== v6 ==
==> flow/design.v (excerpt) <==
module aoc_day2 (
    input         clock,
    input         reset,
    input  [63:0] data_value,
    input         data_valid,
    output        data_ready,
    output        result_valid,
    output [63:0] result_value
);
Size: about 3100 cells after synthesis, about 400 flip-flops, about 130 I/O pins, roughly 24000 µm² of cells after synthesis.
clock: 3.27 ns
lec_check: 0
cap_margin: 15
core_margin: 2
core_utilization: 72
cts_cluster_diameter: 50
cts_cluster_size: 30
min_routing_layer: met1
place_density: 0.66
setup_slack_margin: 0.81
slew_margin: 30
tns_end_percent: 95
run.sh (not shown) runs the stock make flow with config.mk's settings and CLKGATE_MAP_FILE=.
Stage in which a tool error killed v6: global routing.
Relative to v6, the following input files were edited for v31:
- clearing SETUP_SLACK_MARGIN, which used to be 0.81
==> results <==
- [compare] base=v6 new=v31: yosys stat chip area about even; count of buffers added by post-CTS timing repair for setup fell 127; number of standard cells reported by yosys about even.
- Relative to v6, post-place setup slack has gone down in v31.
- Going from v6 to v31, half-perimeter wire length after detailed placement shrank by a few percent.
- v31 | status: complete | timing, DRC, antenna: pass
- In v31, number of placed instances with taps included is higher than in v6.
- v6 → v31: synthesized cell count saw little to no change; number of synthesized register bits essentially unchanged; number of nets at floorplan did not really move; TritonCTS buffer count has decreased; routability-driven placement congestion ratio now smaller.
--- input diff v31..v58 ---
- changing SLEW_MARGIN from 30 to 20
- changing CAP_MARGIN from 15 to 20
- removing CTS_CLUSTER_SIZE (formerly 30)
- changing CTS_CLUSTER_DIAMETER from 50 to 62
- removing TNS_END_PERCENT (formerly 95)
- removing MIN_ROUTING_LAYER (formerly met1)
- changing the clock period (ns, I/O delays scaled along) from 3.27 to 4.78
[summary]
Looking at power share of the sequential group across v58 and v31, the one that comes out lower is v31.
Worst hold slack: v31 vs v58 — no meaningful difference
Relative to v31, routed wire length decreased by 3.4 mm in v58.
Summary: with v31 as the reference, final area in v58 moved down by a few percent.

---

aoc_day2 again, from the RTL that the note above started with.
Settings: LEC_CHECK=0, ABC_AREA=1, CAP_MARGIN=0, CORE_ASPECT_RATIO=1.42, CORE_MARGIN=2, CORE_UTILIZATION=72, CTS_CLUSTER_DIAMETER=400, CTS_CLUSTER_SIZE=97, PLACE_DENSITY=0.41, SETUP_SLACK_MARGIN=-0.14, SLEW_MARGIN=20; clock period 2.19 ns.
The starting point aborted during global routing.
Edit:
ABC_AREA = not set   (was 1)
CAP_MARGIN = 20   (was 0)
CORE_ASPECT_RATIO = not set   (was 1.42)
CORE_UTILIZATION = 10   (was 72)
CTS_CLUSTER_DIAMETER = not set   (was 400)
CTS_CLUSTER_SIZE = not set   (was 97)
PLACE_DENSITY = not set   (was 0.41)
SETUP_SLACK_MARGIN = not set   (was -0.14)
clock period = 5.62 ns   (was 2.19 ns; I/O delays follow)
=> This time the run ran to the end with no violations. Die size went up to 6.2 times its value. Synthesized area falls by 12%. Synthesized cell count is lower by 29%.
Edit:
ABC_AREA = 1   (was not set)
CORE_ASPECT_RATIO = 0.69   (was not set)
CORE_UTILIZATION = 68   (was 10)
CTS_CLUSTER_SIZE = 10   (was not set)
clock period = 1.14 ns   (was 5.62 ns; I/O delays follow)
Effect: This time the run stopped in clock tree synthesis, error DPL-0033. Area after synthesis rose by 14%. Die size fell by 83%. Synthesized cell count rose by about 40%.

---

== run A ==
aoc_day2 again, from the RTL that the note above started with.
clock: 3.18 ns
lec_check: 0
cap_margin: 20
core_margin: 2
core_utilization: 72
max_routing_layer: met4
place_density: 0.89
setup_slack_margin: 0.88
slew_margin: 20
Run A is listed as incomplete: the tool reported an error in global routing (5_1_grt) and the run ended there.
--- input diff run A..run D ---
- swapping 72 for 64 in CORE_UTILIZATION
- clearing PLACE_DENSITY, which used to be 0.89
- clearing MAX_ROUTING_LAYER, which used to be met4
- clearing SETUP_SLACK_MARGIN, which used to be 0.88
- swapping 3.18 for 5.62 in the clock period (ns, I/O delays scaled along)
### Flow results
Run D completed; timing, DRC and antenna clean. Run D: post-cts resize count lower than run A. Summary of run D over run A: worst slack at placement rose by 1.47 ns, number of sinks handled by clock tree synthesis has remained practically unchanged. Relative to run A, placed instance area has decreased by about 4.6% in run D.
Power is estimated from default activity; no workload was simulated.
